Design bopit, start of the top module:
module bopit(clk, rst, btnR, btnD, btnL, btnU, btnS, sw, seg, an, led, speaker 
    );
Size: roughly 1,400 cells after synthesis, about 250 flip-flops, ~36 I/O pins, about 0.012 mm^2 of cells after synthesis.
Settings: LEC_CHECK=0, CAP_MARGIN=15, CELL_PAD_IN_SITES_GLOBAL_PLACEMENT=0, CORE_MARGIN=2, CORE_UTILIZATION=72, CTS_CLUSTER_DIAMETER=313, GPL_ROUTABILITY_DRIVEN=0, MIN_ROUTING_LAYER=met1, PLACE_DENSITY=0.38, SLEW_MARGIN=20; clock period 2.6 ns.
run.sh (not shown) runs the stock make flow with config.mk's settings and CLKGATE_MAP_FILE=.
The first run reached the layout checks and failed them: negative setup slack.
Change:
Settings changed: CORE_ASPECT_RATIO set to 0.92, CTS_CLUSTER_DIAMETER 313 to 28, CTS_CLUSTER_SIZE set to 41, GPL_ROUTABILITY_DRIVEN 0 to 1, PLACE_DENSITY 0.38 to not set, PLACE_DENSITY_LB_ADDON set to 0.0, SETUP_SLACK_MARGIN set to 0.68.
Clock period 2.6 ns to 2.28 ns, I/O delays scaled along.
Now the flow never finished: it broke off in clock tree synthesis, error DPL-0038. Die size stays flat. Area after synthesis does not change. Synthesized cell count is unchanged.

========
bopit again, from the RTL that the note above started with.
Settings: LEC_CHECK=0, ABC_AREA=1, CAP_MARGIN=20, CORE_MARGIN=2, CORE_UTILIZATION=72, CTS_CLUSTER_DIAMETER=395, CTS_CLUSTER_SIZE=10, PLACE_DENSITY=0.41, SETUP_SLACK_MARGIN=0.66, SLEW_MARGIN=20, TNS_END_PERCENT=5; clock period 2.26 ns.
Next try:
CTS_CLUSTER_DIAMETER = default   (was 395)
CTS_CLUSTER_SIZE = 71   (was 10)
PLACE_DENSITY = default   (was 0.41)
PLACE_DENSITY_LB_ADDON = 0.08   (was default)
SETUP_SLACK_MARGIN = 0.38   (was 0.66)
TNS_END_PERCENT = default   (was 5)
clock period = 2.24 ns   (was 2.26 ns; I/O delays follow)
What happened: This time the run ran to the end with violations: setup timing. Final area came out higher by 11%. Non-clock buffer count came out higher by 44. Worst setup slack loses 0.38 ns. Clock-buffer cell count came out higher by 8.
Next try:
HOLD_SLACK_MARGIN = 0.25   (was default)
PLACE_DENSITY = 0.36   (was default)
PLACE_DENSITY_LB_ADDON = default   (was 0.08)
SETUP_SLACK_MARGIN = 0.28   (was 0.38)
Effect:
- The new run passed the timing, design-rule and antenna checks
- worst setup slack gets better by 0.41 ns
- count of clock-buffer cells in the layout decreases by 1
- non-clock buffer count fell by 61
- combinational power falls by 24%
Next try:
ABC_AREA = default   (was 1)
CORE_UTILIZATION = 16   (was 72)
CTS_CLUSTER_SIZE = default   (was 71)
HOLD_SLACK_MARGIN = default   (was 0.25)
PLACE_DENSITY = default   (was 0.36)
SETUP_SLACK_MARGIN = default   (was 0.28)
clock period = 3.93 ns   (was 2.24 ns; I/O delays follow)
Result:
- The new run ran to the end with no violations
- area after synthesis is lower by roughly a tenth
- total power went down by well over a third
- design area drops by a few percent
- critical path depth goes down by 1
- via count goes down by a quarter to a third
- synthesized cell count fell by a quarter to a third
- setup slack gets better by 0.72 ns
- non-clock buffer count is lower by 37
- register-to-register slack improves by 0.72 ns

========
bopit again, from the RTL that the note above started with.
==> flow/design.v (excerpt) <==
module bopit(clk, rst, btnR, btnD, btnL, btnU, btnS, sw, seg, an, led, speaker 
    );
    input clk;
    input rst;
    input btnR, btnS, btnD, btnU, btnL;
    input [7:0] sw;
    output reg [7:0] led;
    output [7:0] seg;
    output [3:0] an;
    reg [3:0] seg_number;
    reg [1:0] an_number;
    wire clk_1hz;  
    wire clk_500hz;  
    wire [4:0] randomBop;  
    output wire speaker;
    reg [1:0] signal;  
    reg [7:0] ledCode;
    reg [3:0] bopCode; 
    reg [3:0] ones_seconds;
    reg [3:0] tens_seconds;
    reg [3:0] ones_score;
    reg [3:0] tens_score;
    integer an_toggle;
    integer an_index;
    integer gameOn;
    integer command_type;
    integer command_number;
    integer roundWon;
    integer roundDelay;
    integer fail_count;
    notes bop_notes(
        .clk(clk),
        .rst(rst),
        .signal(signal),
        .speaker(speaker)
    );
    randomNumber randomNum (
        .clk(clk),
        .rst(rst),
        .data(randomBop)
    );
    clock_1hz clock_1 (
		.clk(clk), 
		.rst(rst),
		.clk_1hz(clk_1hz)
	);
    clock_500hz clock_500 (
        .clk(clk),
        .rst(rst),
        .clk_500hz(clk_500hz)
    );
    display7 segmentDisplay (
            .clk(clk), 
            .seg_number(seg_number), 
            .an_number(an_number), 
            .seg(seg), 
            .an(an), 
            .btnU(btnU) 
    );
    always @ (posedge clk)
    if (rst)
    begin
        ones_seconds <= 0;
        tens_seconds <= 0;
        command_type <= 10;
        command_number <= 8;
        an_toggle <= 0;
        an_index <= 0;
        ones_score <= 0;
        tens_score <= 0;
        bopCode <= 0;
        ledCode <= 0;
        gameOn <= 1;
        roundWon <= 0;
        roundDelay <= 0;
        signal <= 0;
        fail_count <= 0;
  ...
make LEC_CHECK=0 CAP_MARGIN=25 CELL_PAD_IN_SITES_GLOBAL_PLACEMENT=3 CORE_MARGIN=10 CORE_UTILIZATION=70 GPL_TIMING_DRIVEN=0 HOLD_SLACK_MARGIN=0.05 SETUP_SLACK_MARGIN=1.41 SLEW_MARGIN=40 finish   # period 10.0 ns
The starting point aborted during global placement without I/O (3_1_place_gp_skip_io) with GPL-0301.
Edit:
==> flow/config.mk (replaced) <==
export PLATFORM = sky130hd
export DESIGN_NAME = bopit
export DESIGN_NICKNAME = bopit
export VERILOG_FILES = /design/flow/design.v
export SDC_FILE = /design/flow/constraint.sdc
export NUM_CORES = 4
export LEC_CHECK = 0
export CAP_MARGIN = 20
export CORE_MARGIN = 2
export CORE_UTILIZATION = 72
export MAX_ROUTING_LAYER = met4
export SETUP_SLACK_MARGIN = 1.07
export SLEW_MARGIN = 20
==> flow/constraint.sdc (replaced) <==
create_clock -name core_clock -period 7.48 [get_ports {clk}]
set_input_delay 1.4960 -clock core_clock [delete_from_list [all_inputs] [get_ports {clk}]]
set_output_delay 1.4960 -clock core_clock [all_outputs]
set_load 0.01 [all_outputs]
Result: This time the run passed the timing, design-rule and antenna checks. Synthesized cell count stays the same. Area after synthesis does not change. Die size drops by 22%.
Edit:
--- a/flow/config.mk
+++ b/flow/config.mk
@@ -10,4 +10,5 @@
 export CORE_UTILIZATION = 72
+export HOLD_SLACK_MARGIN = -0.1
 export MAX_ROUTING_LAYER = met4
-export SETUP_SLACK_MARGIN = 1.07
+export SETUP_SLACK_MARGIN = -0.21
 export SLEW_MARGIN = 20
==> flow/constraint.sdc (replaced) <==
create_clock -name core_clock -period 5.8 [get_ports {clk}]
set_input_delay 1.1600 -clock core_clock [delete_from_list [all_inputs] [get_ports {clk}]]
set_output_delay 1.1600 -clock core_clock [all_outputs]
set_load 0.01 [all_outputs]
Result: Critical path depth came out lower by 4; clock power came out higher by 33%; via count came out lower by 1.1%; core utilization came out higher by 0.27 points; non-clock buffer count came out lower by 1; synthesized area stays the same; synthesized cell count does not change; setup slack is worse by 1800 ps; final area came out higher by 0.33%; routed wire length came out lower by 2.3%.

========
Setup of run C:
bopit again, from the RTL that the note above started with.
Design bopit, start of the top module:
module bopit(clk, rst, btnR, btnD, btnL, btnU, btnS, sw, seg, an, led, speaker 
    );
Settings: LEC_CHECK=0, CAP_MARGIN=20, CELL_PAD_IN_SITES_GLOBAL_PLACEMENT=3, CORE_MARGIN=2, CORE_UTILIZATION=70, SETUP_SLACK_MARGIN=1.41, SLEW_MARGIN=20; clock period 10.0 ns.
Run C did not finish; the tool stopped in global placement without I/O with error GPL-0301.
## Diff of input files: run P against run C
- removing SETUP_SLACK_MARGIN (formerly 1.41)
- changing CORE_UTILIZATION from 70 to 72
- setting CTS_CLUSTER_DIAMETER to 398 for the first time
- setting ABC_AREA to 1 for the first time
- removing CELL_PAD_IN_SITES_GLOBAL_PLACEMENT (formerly 3)
- changing the clock period (ns, I/O delays scaled along) from 10.0 to 2.34
--- outcome ---
Comparing run C and run P, the higher synthesized-area fraction occupied by ao, oa, aoi and oai cells was measured on run C.
The xor and xnor area share after synthesis of run P falls short of that of run C by 1.0 points.
In run P, the synthesized cell count came out 37% above the value in run C.
The sole clean run among run C and run P is run P.
Changes observed in run P relative to run C: post-synthesis cell type count shrank by about 40%, share of synthesized area spent on multiplexers shrank by 3.1 points, yosys-reported design area after synthesis grew by about 11%, area of the mapped netlist grew by 11%.
Run P — adder-cell share of the synthesized area 0.23 points lower, run C as reference
Of run C and run P, the lower full die area belongs to run C.
Summary: with run C as the reference, average cell area after synthesis in run P moved down by more than 10%.
Register share after synthesis, run C and run P: larger value in run C

========
Setup of old:
bopit again, from the RTL that the note above started with.
// bopit
module bopit(clk, rst, btnR, btnD, btnL, btnU, btnS, sw, seg, an, led, speaker 
    );
    input clk;
    input rst;
    input btnR, btnS, btnD, btnU, btnL;
    input [7:0] sw;
    output reg [7:0] led;
    output [7:0] seg;
    output [3:0] an;
    reg [3:0] seg_number;
    reg [1:0] an_number;
    wire clk_1hz;  
    wire clk_500hz;  
    wire [4:0] randomBop;  
    output wire speaker;
    reg [1:0] signal;  
    reg [7:0] ledCode;
    reg [3:0] bopCode; 
    reg [3:0] ones_seconds;
    reg [3:0] tens_seconds;
    reg [3:0] ones_score;
    reg [3:0] tens_score;
    integer an_toggle;
    integer an_index;
    integer gameOn;
    integer command_type;
    integer command_number;
    integer roundWon;
    integer roundDelay;
    integer fail_count;
    notes bop_notes(
        .clk(clk),
        .rst(rst),
        .signal(signal),
        .speaker(speaker)
    );
    randomNumber randomNum (
        .clk(clk),
        .rst(rst),
        .data(randomBop)
    );
    clock_1hz clock_1 (
		.clk(clk), 
		.rst(rst),
		.clk_1hz(clk_1hz)
	);
    clock_500hz clock_500 (
        .clk(clk),
        .rst(rst),
        .clk_500hz(clk_500hz)
    );
    display7 segmentDisplay (
            .clk(clk), 
            .seg_number(seg_number), 
            .an_number(an_number), 
            .seg(seg), 
            .an(an), 
            .btnU(btnU) 
    );
    always @ (posedge clk)
    if (rst)
    begin
        ones_seconds <= 0;
        tens_seconds <= 0;
        command_type <= 10;
        command_number <= 8;
        an_toggle <= 0;
        an_index <= 0;
        ones_score <= 0;
        tens_score <= 0;
        bopCode <= 0;
        ledCode <= 0;
        gameOn <= 1;
        roundWon <= 0;
        roundDelay <= 0;
        signal <= 0;
        fail_count <= 0;
        seg_number <= 0;
        an_number <= 0;
        led <= 0;
    end
    else
    begin
        if (btnS)
        begin
            roundWon <= 0;
            roundDelay <= 0;
            gameOn <= 1;
            ones_score <= 0;
  ...
==> flow/config.mk <==
export PLATFORM = sky130hd
export DESIGN_NAME = bopit
export DESIGN_NICKNAME = bopit
export VERILOG_FILES = /design/flow/design.v
export SDC_FILE = /design/flow/constraint.sdc
export NUM_CORES = 4
export LEC_CHECK = 0
export CAP_MARGIN = 15
export CELL_PAD_IN_SITES_GLOBAL_PLACEMENT = 0
export CORE_MARGIN = 2
export CORE_UTILIZATION = 68
export CTS_CLUSTER_DIAMETER = 313
export GPL_ROUTABILITY_DRIVEN = 0
export MIN_ROUTING_LAYER = met1
export SLEW_MARGIN = 20
==> flow/constraint.sdc <==
create_clock -name core_clock -period 2.68 [get_ports {clk}]
set_input_delay 0.5360 -clock core_clock [delete_from_list [all_inputs] [get_ports {clk}]]
set_output_delay 0.5360 -clock core_clock [all_outputs]
set_load 0.01 [all_outputs]
Inputs modified between old and new:
Settings: MIN_ROUTING_LAYER removed (was met1); CORE_UTILIZATION changed from 68 to 40; CELL_PAD_IN_SITES_GLOBAL_PLACEMENT removed (was 0); CAP_MARGIN changed from 15 to 20; GPL_ROUTABILITY_DRIVEN removed (was 0); CTS_CLUSTER_DIAMETER removed (was 313); the clock period (ns, I/O delays scaled along) changed from 2.68 to 3.93.
Results
Delta (new minus old): core utilization fell by 34 points; design area down about 1%; ratio of routed vias to standard cells down about 12%; sequential share of cell area shows an increase of 0.32 points. For new, the worst setup path startpoint was gameOn[17], unlike old, where it was gameOn[14]. [new vs old] global-route wire length before repair: lower in new. new -> old: I/O pin count delta 0, exact match. new vs. old: post-place setup slack has increased; pre-placement core utilization shows a reduction of 29 points.

========
Starting RTL as in the previous note.
export LEC_CHECK = 0
export CAP_MARGIN = 25
export CELL_PAD_IN_SITES_GLOBAL_PLACEMENT = 3
export CORE_MARGIN = 10
export CORE_UTILIZATION = 57
export GPL_TIMING_DRIVEN = 1
export MIN_ROUTING_LAYER = met2
export SETUP_SLACK_MARGIN = 1.41
export SLEW_MARGIN = 40
create_clock -name core_clock -period 10.0 [get_ports {clk}]
The starting point never finished: it broke off in global placement without I/O (GPL-0301).
Change:
- CELL_PAD_IN_SITES_GLOBAL_PLACEMENT: 3 -> 2
- CORE_UTILIZATION: 57 -> 70
- MIN_ROUTING_LAYER: met2 -> unset
What happened:
- The changed run stopped in global placement without I/O on GPL-0301
- synthesized cell count does not change
- die area goes down by 16%
- synthesized area is unchanged
Change:
- CAP_MARGIN: 25 -> 20
- CELL_PAD_IN_SITES_GLOBAL_PLACEMENT: 2 -> unset
- CORE_MARGIN: 10 -> 2
- CTS_CLUSTER_SIZE: unset -> 24
- GPL_TIMING_DRIVEN: 1 -> unset
- SETUP_SLACK_MARGIN: 1.41 -> unset
- SLEW_MARGIN: 40 -> 20
- clock period: 10.0 -> 3.38 ns (I/O delays scaled with it)
Effect: This time the run produced a clean layout; die area fell by about 20%; area after synthesis stays the same; synthesized cell count does not change.
Change:
- ABC_AREA: unset -> 1
- CORE_UTILIZATION: 70 -> 72
- CTS_CLUSTER_DIAMETER: unset -> 395
- CTS_CLUSTER_SIZE: 24 -> unset
- clock period: 3.38 -> 2.26 ns (I/O delays scaled with it)
Final cell count is higher by 32%.
Power rises by 54%.
Setup slack gets worse by 0.33 ns.
Die area rises by 7.5%.
Global-route usage increases by 4.2 points.
Change:
- CTS_CLUSTER_DIAMETER: 395 -> unset
- CTS_CLUSTER_SIZE: unset -> 99
- PLACE_DENSITY: unset -> 0.38
- TNS_END_PERCENT: unset -> 10
- clock period: 2.26 -> 6.02 ns (I/O delays scaled with it)
=> The changed run ran to the end with no violations. Setup slack gets better by 2.8 ns. Via count fell slightly. Utilization came out lower by 1.3 points. Sequential share of layout area climbs by 0.57 points. Worst hold slack is better by 0.20 ns. Die area is unchanged.

========
bopit again, from the RTL that the note above started with.
Design bopit, start of the top module:
module bopit(clk, rst, btnR, btnD, btnL, btnU, btnS, sw, seg, an, led, speaker 
    );
    input clk;
    input rst;
    input btnR, btnS, btnD, btnU, btnL;
    input [7:0] sw;
    output reg [7:0] led;
    output [7:0] seg;
    output [3:0] an;
    reg [3:0] seg_number;
    reg [1:0] an_number;
    wire clk_1hz;  
    wire clk_500hz;  
    wire [4:0] randomBop;  
    output wire speaker;
    reg [1:0] signal;  
    reg [7:0] ledCode;
    reg [3:0] bopCode; 
    reg [3:0] ones_seconds;
    reg [3:0] tens_seconds;
    reg [3:0] ones_score;
    reg [3:0] tens_score;
    integer an_toggle;
    integer an_index;
    integer gameOn;
    integer command_type;
    integer command_number;
    integer roundWon;
    integer roundDelay;
    integer fail_count;
    notes bop_notes(
        .clk(clk),
        .rst(rst),
        .signal(signal),
        .speaker(speaker)
    );
    randomNumber randomNum (
        .clk(clk),
        .rst(rst),
        .data(randomBop)
    );
    clock_1hz clock_1 (
		.clk(clk), 
		.rst(rst),
		.clk_1hz(clk_1hz)
	);
    clock_500hz clock_500 (
        .clk(clk),
        .rst(rst),
  ...
==> flow/config.mk <==
export PLATFORM = sky130hd
export DESIGN_NAME = bopit
export DESIGN_NICKNAME = bopit
export VERILOG_FILES = /design/flow/design.v
export SDC_FILE = /design/flow/constraint.sdc
export NUM_CORES = 4
export LEC_CHECK = 0
export ABC_AREA = 1
export CAP_MARGIN = 20
export CORE_MARGIN = 2
export CORE_UTILIZATION = 22
export CTS_CLUSTER_SIZE = 38
export GPL_ROUTABILITY_DRIVEN = 1
export GPL_TIMING_DRIVEN = 0
export MIN_ROUTING_LAYER = met2
export PLACE_DENSITY = 0.94
export SLEW_MARGIN = 20
==> flow/constraint.sdc <==
create_clock -name core_clock -period 6.26 [get_ports {clk}]
set_input_delay 1.2520 -clock core_clock [delete_from_list [all_inputs] [get_ports {clk}]]
set_output_delay 1.2520 -clock core_clock [all_outputs]
set_load 0.01 [all_outputs]
The baseline finished clean.
==> next run, changes <==
--- a/flow/config.mk
+++ b/flow/config.mk
@@ -10,8 +10,5 @@
 export CORE_MARGIN = 2
-export CORE_UTILIZATION = 22
-export CTS_CLUSTER_SIZE = 38
-export GPL_ROUTABILITY_DRIVEN = 1
-export GPL_TIMING_DRIVEN = 0
-export MIN_ROUTING_LAYER = met2
-export PLACE_DENSITY = 0.94
+export CORE_UTILIZATION = 70
+export CTS_CLUSTER_DIAMETER = 190
+export CTS_CLUSTER_SIZE = 24
 export SLEW_MARGIN = 20
==> flow/constraint.sdc (replaced) <==
create_clock -name core_clock -period 2.19 [get_ports {clk}]
set_input_delay 0.4380 -clock core_clock [delete_from_list [all_inputs] [get_ports {clk}]]
set_output_delay 0.4380 -clock core_clock [all_outputs]
set_load 0.01 [all_outputs]
What happened: The changed run completed without violations; clock-buffer cell count is lower by 21; synthesized area does not change; routed wire length drops by about 16%; worst setup slack gets worse by 2.3 ns; worst hold slack degrades by 0.012 ns; total power rose by about 130%; first-iteration DRC count drops by about 80%.
==> next run, changes <==
--- a/flow/config.mk
+++ b/flow/config.mk
@@ -7,3 +7,3 @@
 export LEC_CHECK = 0
-export ABC_AREA = 1
+export ABC_AREA = 0
 export CAP_MARGIN = 20
@@ -13,2 +13,4 @@
 export CTS_CLUSTER_SIZE = 24
+export HOLD_SLACK_MARGIN = 0.29
+export SETUP_SLACK_MARGIN = 0.27
 export SLEW_MARGIN = 20
=> The new run never finished: it broke off in global routing; synthesized cell count goes down by a quarter to a third; area after synthesis fell by roughly a tenth; die area shrinks by roughly a tenth.
==> next run, changes <==
--- a/flow/config.mk
+++ b/flow/config.mk
@@ -13,3 +13,3 @@
 export CTS_CLUSTER_SIZE = 24
-export HOLD_SLACK_MARGIN = 0.29
+export HOLD_SLACK_MARGIN = 0.23
 export SETUP_SLACK_MARGIN = 0.27
=>
- The changed run died in global routing (GRT-0232)
- die area is unchanged
- synthesized area does not change
- synthesized cell count stays the same
==> next run, changes <==
==> flow/config.mk (replaced) <==
export PLATFORM = sky130hd
export DESIGN_NAME = bopit
export DESIGN_NICKNAME = bopit
export VERILOG_FILES = /design/flow/design.v
export SDC_FILE = /design/flow/constraint.sdc
export NUM_CORES = 4
export LEC_CHECK = 0
export ABC_AREA = 1
export CAP_MARGIN = 15
export CELL_PAD_IN_SITES_GLOBAL_PLACEMENT = 0
export CORE_MARGIN = 2
export CORE_UTILIZATION = 72
export CTS_CLUSTER_DIAMETER = 188
export CTS_CLUSTER_SIZE = 17
export GPL_ROUTABILITY_DRIVEN = 0
export HOLD_SLACK_MARGIN = 0.3
export MIN_ROUTING_LAYER = met1
export PLACE_DENSITY_LB_ADDON = 0.19
export SETUP_SLACK_MARGIN = 0.38
export SLEW_MARGIN = 20
This time the run ran to the end with violations: negative setup slack.
Area after synthesis is higher by 11%.
Die area is higher by about 7.5%.
Synthesized cell count is higher by about 37%.
==> next run, changes <==
==> flow/config.mk (replaced) <==
export PLATFORM = sky130hd
export DESIGN_NAME = bopit
export DESIGN_NICKNAME = bopit
export VERILOG_FILES = /design/flow/design.v
export SDC_FILE = /design/flow/constraint.sdc
export NUM_CORES = 4
export LEC_CHECK = 0
export CAP_MARGIN = 20
export CORE_MARGIN = 2
export CORE_UTILIZATION = 40
export SLEW_MARGIN = 20
==> flow/constraint.sdc (replaced) <==
create_clock -name core_clock -period 10.0 [get_ports {clk}]
set_input_delay 2.0000 -clock core_clock [delete_from_list [all_inputs] [get_ports {clk}]]
set_output_delay 2.0000 -clock core_clock [all_outputs]
set_load 0.01 [all_outputs]
What happened:
- This time the run completed without violations
- hold slack is better by 0.13 ns
- cell area fell by about a fifth
- utilization fell by 44 points
- wire length fell by well over a third
Power figures rest on the tool's default switching activity, not on a simulated workload.
